## 05-04
==> flow/design.v <==
module buck_v1_0 #(
  parameter model_data_width = 25,
  parameter model_decimal_width = 16
)(
  input aclk, 
  input resetn, 
  input clock_enable,
  input pwm, 
  input signed [model_data_width-1:0] input_voltage,
  input signed [model_data_width-1:0] period_inductor,
  input signed [model_data_width-1:0] period_capacitor,
  input signed [model_data_width-1:0] inverse_resistor,
  output reg signed [model_data_width-1:0] inductor_current,
  output signed [model_data_width-1:0] capacitor_current,
  output signed [model_data_width-1:0] output_current,
  output reg signed [model_data_width-1:0] output_voltage  
);
  wire signed [model_data_width-1:0] voltage_diff;  
  wire signed [(model_data_width*2)-1:0] voltage_diff_intl_2width;  
  wire signed [model_data_width-1:0] voltage_diff_intl;  
  wire signed [(model_data_width*2)-1:0] capacitor_current_intc_2width;  
  wire signed [model_data_width-1:0] capacitor_current_intc;  
  wire signed [(model_data_width*2)-1:0] output_current_2width;  
  assign voltage_diff = pwm? input_voltage - output_voltage: -output_voltage;
  assign voltage_diff_intl_2width = voltage_diff * period_inductor;
  assign voltage_diff_intl = voltage_diff_intl_2width >>> model_decimal_width;
  always @(posedge aclk)
    if (!resetn)
      inductor_current <= 0;
    else 
      if (clock_enable)
        inductor_current <= inductor_current + voltage_diff_intl;
  assign capacitor_current = inductor_current - output_current;
  assign capacitor_current_intc_2width = capacitor_current * period_capacitor;
  assign capacitor_current_intc = capacitor_current_intc_2width >>> model_decimal_width;
  always @(posedge aclk)
    if (!resetn)
      output_voltage <= 0;
    else 
      if (clock_enable)
        output_voltage <= output_voltage + capacitor_current_intc;
  assign output_current_2width = output_voltage * inverse_resistor;
  assign output_current = output_current_2width >>> model_decimal_width;
endmodule
clock: 14.1 ns
lec_check: 0
abc_area: 0
cap_margin: 20
core_margin: 2
core_utilization: 71
cts_cluster_diameter: 274
cts_cluster_size: 34
hold_slack_margin: 0.29
max_routing_layer: met4
setup_slack_margin: -1.14
slew_margin: 20
run.sh (not shown) runs the stock make flow with config.mk's settings and CLKGATE_MAP_FILE=.
Finished, but not clean: 05-04, with negative setup slack.
[inputs] 01-17 vs 05-04
Settings: clearing SETUP_SLACK_MARGIN, which used to be -1.14; swapping 274 for 299 in CTS_CLUSTER_DIAMETER; swapping 0 for 1 in ABC_AREA; clearing CTS_CLUSTER_SIZE, which used to be 34; swapping 20 for 15 in CAP_MARGIN; swapping 71 for 72 in CORE_UTILIZATION.
## What came out
Nothing crashed in 01-17 and all stages finished; the problem is that the final layout failed, the offending checks being negative setup slack.
The hold slack in 01-17 was higher than what 05-04 gave.
Maximum clock rate (lower): 05-04
Changes observed in 01-17 relative to 05-04: post-synthesis instance area rose by 0.0026 mm2; setup slack at placement rose by 1.49 ns; post-route worst setup slack rose by 1.07 ns; area of the die rose by 2.6%.
01-17: detailed router's first-iteration violation count higher than 05-04

---

== build 45 ==
RTL: the design.v shown in full above, as it stands there.
clock: 19.4 ns
lec_check: 0
cap_margin: 0
cell_pad_in_sites_global_placement: 1
core_margin: 2
core_utilization: 54
gpl_routability_driven: 0
min_routing_layer: met1
place_density_lb_addon: 0.16
slew_margin: 20
tns_end_percent: 95
Layout checks on build 45: not met. Flow itself completed; violations: setup timing.
## Diff of input files: build 52 against build 45
# build 45
export LEC_CHECK = 0
export CAP_MARGIN = 0
export CELL_PAD_IN_SITES_GLOBAL_PLACEMENT = 1
export CORE_MARGIN = 2
export CORE_UTILIZATION = 54
export GPL_ROUTABILITY_DRIVEN = 0
export MIN_ROUTING_LAYER = met1
export PLACE_DENSITY_LB_ADDON = 0.16
export SLEW_MARGIN = 20
export TNS_END_PERCENT = 95
create_clock -name core_clock -period 19.4 [get_ports {aclk}]
# build 52
export LEC_CHECK = 0
export CAP_MARGIN = 20
export CORE_MARGIN = 2
export CORE_UTILIZATION = 65
export SLEW_MARGIN = 20
create_clock -name core_clock -period 25.4 [get_ports {aclk}]
==> results <==
- Build 52: PASS, flow complete, no timing, DRC or antenna violations
- Worst endpoint required time was lower in the run labelled build 45.
- Diff build 45 -> build 52: die span in x decreased 8.8%; tapcell count decreased about 16%; worst hold slack up 0.023 ns.
[inputs] build 92 vs build 52
# build 52
export LEC_CHECK = 0
export CAP_MARGIN = 20
export CORE_MARGIN = 2
export CORE_UTILIZATION = 65
export SLEW_MARGIN = 20
create_clock -name core_clock -period 25.4 [get_ports {aclk}]
# build 92
export LEC_CHECK = 0
export CAP_MARGIN = 20
export CORE_MARGIN = 2
export CORE_UTILIZATION = 40
export SLEW_MARGIN = 20
create_clock -name core_clock -period 28.0 [get_ports {aclk}]
[summary]
- No stage failed in build 92, and the final checks on the layout all came back clean.
- Build 52 reached the end of the flow, and the finished layout is clean on the timing, DRC and antenna checks.
- Number of non-clock buffers: build 92 > build 52
- Build 92 vs build 52 on overall die height: build 92 is the higher one.
- As far as number of buffers on the longest clock path goes, build 52 and build 92 are indistinguishable; the numbers are identical.
- [build 92] global-route usage fell 11 points relative to build 52
- Compared with build 52, build 92 shows chip width higher by about 27%.
- Cell area on build 92 is up relative to build 52.
- When the final numbers for build 92 and build 52 were put side by side, the count of clock-buffer cells in the layout turned out to be smaller in build 92.
- Of build 92 and build 52, the run reporting the higher remaining max-slew budget at the tightest pin was build 52.
- The final worst-path cycle share number comes out higher for build 52 vs build 92.
- The run showing the greater data arrival time of the critical path is build 92.
- Cell total after placement in build 92 is about 10% above build 52.

---

RTL: the design.v shown in full above, as it stands there.
==> flow/config.mk <==
export PLATFORM = sky130hd
export DESIGN_NAME = buck_v1_0
export DESIGN_NICKNAME = buck_v1_0
export VERILOG_FILES = /design/flow/design.v
export SDC_FILE = /design/flow/constraint.sdc
export NUM_CORES = 4
export LEC_CHECK = 0
export ABC_AREA = 1
export CAP_MARGIN = 0
export CELL_PAD_IN_SITES_GLOBAL_PLACEMENT = 0
export CORE_MARGIN = 2
export CORE_UTILIZATION = 71
export CTS_CLUSTER_SIZE = 45
export GPL_ROUTABILITY_DRIVEN = 1
export MAX_ROUTING_LAYER = met4
export MIN_ROUTING_LAYER = met1
export PLACE_DENSITY = 0.61
export SLEW_MARGIN = 20
export TNS_END_PERCENT = 95
==> flow/constraint.sdc <==
create_clock -name core_clock -period 14.2 [get_ports {aclk}]
set_input_delay 2.8400 -clock core_clock [delete_from_list [all_inputs] [get_ports {aclk}]]
set_output_delay 2.8400 -clock core_clock [all_outputs]
set_load 0.01 [all_outputs]
The starting point reached the layout checks and failed them: setup timing.
Rerun with:
==> flow/config.mk (replaced) <==
export PLATFORM = sky130hd
export DESIGN_NAME = buck_v1_0
export DESIGN_NICKNAME = buck_v1_0
export VERILOG_FILES = /design/flow/design.v
export SDC_FILE = /design/flow/constraint.sdc
export NUM_CORES = 4
export LEC_CHECK = 0
export CAP_MARGIN = 20
export CORE_MARGIN = 2
export CORE_UTILIZATION = 40
export GPL_ROUTABILITY_DRIVEN = 0
export MAX_ROUTING_LAYER = met4
export SLEW_MARGIN = 20
==> flow/constraint.sdc (replaced) <==
create_clock -name core_clock -period 28.0 [get_ports {aclk}]
set_input_delay 5.6000 -clock core_clock [delete_from_list [all_inputs] [get_ports {aclk}]]
set_output_delay 5.6000 -clock core_clock [all_outputs]
set_load 0.01 [all_outputs]
Result: The new run produced a clean layout; final area is lower by 14%; worst setup slack improved by 6.9 ns; via count is lower by 26%; synthesized area is lower by 4.0%; synthesized cell count is lower by 16%; count of clock-buffer cells in the layout stays the same; wire length is lower by 25%; final cell count is lower by 13%; sequential share of layout area is higher by 0.20 points.
Rerun with:
--- a/flow/config.mk
+++ b/flow/config.mk
@@ -8,0 +9 @@
+export CORE_ASPECT_RATIO = 0.5
@@ -10,3 +11,3 @@
-export CORE_UTILIZATION = 40
-export GPL_ROUTABILITY_DRIVEN = 0
-export MAX_ROUTING_LAYER = met4
+export CORE_UTILIZATION = 23
+export CTS_CLUSTER_SIZE = 11
+export PLACE_DENSITY = 0.78
=>
- register-to-register slack improves by 0.89 ns
- routed wire length decreases by 6.0%
- utilization fell by 18 points
- worst hold slack is worse by 0.090 ns
- flip-flop count is unchanged
- clock-buffer cell count does not change
Rerun with:
--- a/flow/config.mk
+++ b/flow/config.mk
@@ -9 +8,0 @@
-export CORE_ASPECT_RATIO = 0.5
@@ -11,3 +10,3 @@
-export CORE_UTILIZATION = 23
-export CTS_CLUSTER_SIZE = 11
-export PLACE_DENSITY = 0.78
+export CORE_UTILIZATION = 71
+export CTS_CLUSTER_DIAMETER = 271
+export CTS_CLUSTER_SIZE = 36
==> flow/constraint.sdc (replaced) <==
create_clock -name core_clock -period 14.3 [get_ports {aclk}]
set_input_delay 2.8600 -clock core_clock [delete_from_list [all_inputs] [get_ports {aclk}]]
set_output_delay 2.8600 -clock core_clock [all_outputs]
set_load 0.01 [all_outputs]
Result:
- The changed run finished but failed the layout checks on setup timing
- core utilization grows by 58 points
- cell count went down by 17%
- worst hold slack is better by 0.086 ns
- via count rises by 6.3%
- design area goes up by about 6%
- clock skew shrinks by 0.0097 ns
- non-clock buffer count climbs by 704
- sequential share of layout area barely changes
- count of clock-buffer cells in the layout is unchanged
- synthesized cell count stays the same

---

## build 37
// buck_v1_0: RTL as listed in full above, without the edits since
make LEC_CHECK=0 ABC_AREA=0 CAP_MARGIN=20 CORE_MARGIN=2 CORE_UTILIZATION=72 CTS_CLUSTER_DIAMETER=372 CTS_CLUSTER_SIZE=98 PLACE_DENSITY=0.39 SETUP_SLACK_MARGIN=2.72 SLEW_MARGIN=20 TNS_END_PERCENT=30 finish   # period 16.4 ns
Build 37: all stages done; final checks FAILED (negative setup slack).
The following lists how build 95 was set up differently from build 37:
# build 37
export LEC_CHECK = 0
export ABC_AREA = 0
export CAP_MARGIN = 20
export CORE_MARGIN = 2
export CORE_UTILIZATION = 72
export CTS_CLUSTER_DIAMETER = 372
export CTS_CLUSTER_SIZE = 98
export PLACE_DENSITY = 0.39
export SETUP_SLACK_MARGIN = 2.72
export SLEW_MARGIN = 20
export TNS_END_PERCENT = 30
create_clock -name core_clock -period 16.4 [get_ports {aclk}]
# build 95
export LEC_CHECK = 0
export CAP_MARGIN = 20
export CORE_MARGIN = 2
export CORE_UTILIZATION = 65
export CTS_CLUSTER_DIAMETER = 362
export CTS_CLUSTER_SIZE = 100
export SLEW_MARGIN = 20
create_clock -name core_clock -period 42.3 [get_ports {aclk}]
--- outcome ---
Build 95 ended with every stage complete and zero timing, DRC or antenna violations.
Build 95 vs build 37: global-route wire length before repair down by a few percent
Vias: build 95 below build 37
For build 37, the slowest library cell on the worst path was sky130_fd_sc_hd__fa_1, unlike build 95, where it was sky130_fd_sc_hd__xnor3_1.
Between build 95 and build 37, the clock transition time at the flip-flop clock pins of the worst setup and hold paths does not differ in any meaningful way.
Compared with build 37, build 95 instantiates a smaller number of cells.
### build 95 -> build 2
# build 95
export LEC_CHECK = 0
export CAP_MARGIN = 20
export CORE_MARGIN = 2
export CORE_UTILIZATION = 65
export CTS_CLUSTER_DIAMETER = 362
export CTS_CLUSTER_SIZE = 100
export SLEW_MARGIN = 20
create_clock -name core_clock -period 42.3 [get_ports {aclk}]
# build 2
export LEC_CHECK = 0
export ABC_AREA = 1
export CAP_MARGIN = 20
export CORE_MARGIN = 2
export CORE_UTILIZATION = 68
export CTS_CLUSTER_SIZE = 97
export PLACE_DENSITY = 0.37
export SLEW_MARGIN = 20
create_clock -name core_clock -period 14.3 [get_ports {aclk}]
==> results <==
Build 2 completed end to end; final checks failed (negative setup slack).
inverse_resistor[12] as the first element of the critical path was reported by build 2, and inverse_resistor[1] by build 95.
Diff build 95 -> build 2 | wire length | increase of 38%
### build 2 -> build 39
# build 2
export LEC_CHECK = 0
export ABC_AREA = 1
export CAP_MARGIN = 20
export CORE_MARGIN = 2
export CORE_UTILIZATION = 68
export CTS_CLUSTER_SIZE = 97
export PLACE_DENSITY = 0.37
export SLEW_MARGIN = 20
create_clock -name core_clock -period 14.3 [get_ports {aclk}]
# build 39
export LEC_CHECK = 0
export ABC_AREA = 1
export CAP_MARGIN = 20
export CORE_MARGIN = 2
export CORE_UTILIZATION = 71
export CTS_CLUSTER_DIAMETER = 271
export CTS_CLUSTER_SIZE = 36
export HOLD_SLACK_MARGIN = 0.3
export MAX_ROUTING_LAYER = met4
export PLACE_DENSITY = 0.95
export SETUP_SLACK_MARGIN = -0.69
export SLEW_MARGIN = 20
create_clock -name core_clock -period 14.3 [get_ports {aclk}]
[summary]
Of build 2 and build 39, only build 39 never reached the final stage.
The flow completed for build 2, but it is not clean: the layout still shows negative setup slack.
Build 39: aborted in global routing (5_1_grt) (tool error)
~same count of state elements after synthesis in build 2 and build 39
In the reports for build 2 and build 39, the larger detailed placer's ending HPWL belongs to build 39.
Summary of build 39 over build 2: area of the chip went down about 4%, area of the core shows a reduction of 3.9%, chip width down 2.1%, minimum setup slack after placement moved down, core utilization at floorplan picked up an extra 2.8 points.
Build 2 -> build 39: vertical extent of the die decreased by a few percent
From build 2 to build 39 the numbers moved as follows: post-synthesis share of cell area spent on full adders, half adders and majority gates barely changed, placed instance count ~0 delta, number of core rows went down.

---

Starts from the design.v that is shown in full above.
clock: 19.4 ns
lec_check: 0
abc_area: 1
cap_margin: 0
cell_pad_in_sites_global_placement: 1
core_aspect_ratio: 0.5
core_margin: 2
core_utilization: 54
cts_cluster_diameter: 253
gpl_routability_driven: 0
min_routing_layer: met1
place_density_lb_addon: 0.16
slew_margin: 20
tns_end_percent: 95
==> next run, changes <==
- ABC_AREA: 1 -> not set
- CELL_PAD_IN_SITES_GLOBAL_PLACEMENT: 1 -> 0
- CORE_ASPECT_RATIO: 0.5 -> not set
- CORE_UTILIZATION: 54 -> 72
- CTS_CLUSTER_DIAMETER: 253 -> 342
- CTS_CLUSTER_SIZE: not set -> 57
- MAX_ROUTING_LAYER: not set -> met4
Effect: This time the run reached the layout checks and failed them: negative setup slack; non-clock buffer count fell by 46; fmax came out lower by 10%; register-to-register slack degrades by 2.4 ns; routed wire length decreases by 16%.
==> next run, changes <==
- ABC_AREA: not set -> 1
- CELL_PAD_IN_SITES_GLOBAL_PLACEMENT: 0 -> 1
- CORE_UTILIZATION: 72 -> 54
- CTS_CLUSTER_DIAMETER: 342 -> 230
- CTS_CLUSTER_SIZE: 57 -> 99
- MAX_ROUTING_LAYER: met4 -> not set
- TNS_END_PERCENT: 95 -> 35
With this change the flow ran to the end with no violations.
Count of clock-buffer cells in the layout is lower by 1.
Register-to-register slack gains 2.4 ns.
Sequential share of layout area hardly moves.
Cell area rises by 2.2%.
Worst setup slack gains 2.2 ns.
Global-route usage came out lower by 7.4 points.
Core utilization went down by 22 points.
Via count grows by 10%.
Wire length went up by 19%.
Fmax is higher by 12%.
==> next run, changes <==
- CELL_PAD_IN_SITES_GLOBAL_PLACEMENT: 1 -> 0
- CTS_CLUSTER_DIAMETER: 230 -> 297
- CTS_CLUSTER_SIZE: 99 -> not set
- GPL_ROUTABILITY_DRIVEN: 0 -> 1
- HOLD_SLACK_MARGIN: not set -> 0.19
- SETUP_SLACK_MARGIN: not set -> 0.93
- TNS_END_PERCENT: 35 -> 80
The new run ran to the end with no violations.
Global-route usage rose by 0.73 points.
Wire length rose by 1.4%.
Setup slack improves by 0.39 ns.
Area after synthesis is unchanged.
Core utilization came out higher by 2.5 points.
Critical path depth rises by 1.
First-iteration DRC count drops by 1.5%.
Die size stays the same.

---

// buck_v1_0: RTL as listed in full above, without the edits since
export LEC_CHECK = 0
export ABC_AREA = 0
export CAP_MARGIN = 20
export CORE_ASPECT_RATIO = 0.5
export CORE_MARGIN = 2
export CORE_UTILIZATION = 72
export CTS_CLUSTER_DIAMETER = 362
export CTS_CLUSTER_SIZE = 100
export PLACE_DENSITY = 0.35
export SETUP_SLACK_MARGIN = 1.49
export SLEW_MARGIN = 20
export TNS_END_PERCENT = 5
create_clock -name core_clock -period 14.5 [get_ports {aclk}]
The first run finished with setup timing left.
Edit:
ABC_AREA = unset   (was 0)
CORE_UTILIZATION = 65   (was 72)
CTS_CLUSTER_DIAMETER = unset   (was 362)
CTS_CLUSTER_SIZE = 11   (was 100)
HOLD_SLACK_MARGIN = 0.28   (was unset)
PLACE_DENSITY = unset   (was 0.35)
SETUP_SLACK_MARGIN = unset   (was 1.49)
clock period = 28.0 ns   (was 14.5 ns; I/O delays follow)
Result: The changed run finished clean. Core utilization is lower by 16 points. Sequential share of layout area is higher by 0.15 points. Via count is lower by roughly a tenth. Cell area is lower by roughly a tenth. Setup slack improved by 8.4 ns. Clock skew hardly moves. Routed wire length is lower by a little under a tenth. Synthesized cell count does not change.
Edit:
ABC_AREA = 1   (was unset)
CELL_PAD_IN_SITES_GLOBAL_PLACEMENT = 2   (was unset)
CORE_ASPECT_RATIO = unset   (was 0.5)
CORE_MARGIN = 10   (was 2)
CORE_UTILIZATION = 40   (was 65)
CTS_CLUSTER_DIAMETER = 391   (was unset)
CTS_CLUSTER_SIZE = unset   (was 11)
GPL_TIMING_DRIVEN = 1   (was unset)
HOLD_SLACK_MARGIN = unset   (was 0.28)
MAX_ROUTING_LAYER = met4   (was unset)
SLEW_MARGIN = 15   (was 20)
TNS_END_PERCENT = unset   (was 5)
Result: Via count grows by 11%; die area rose by 81%; utilization came out lower by 26 points; final cell count goes up by 27%; sequential cell count does not change; worst setup slack improved by 0.031 ns; cell area went up by 5.2%; area after synthesis rises by 4.1%.
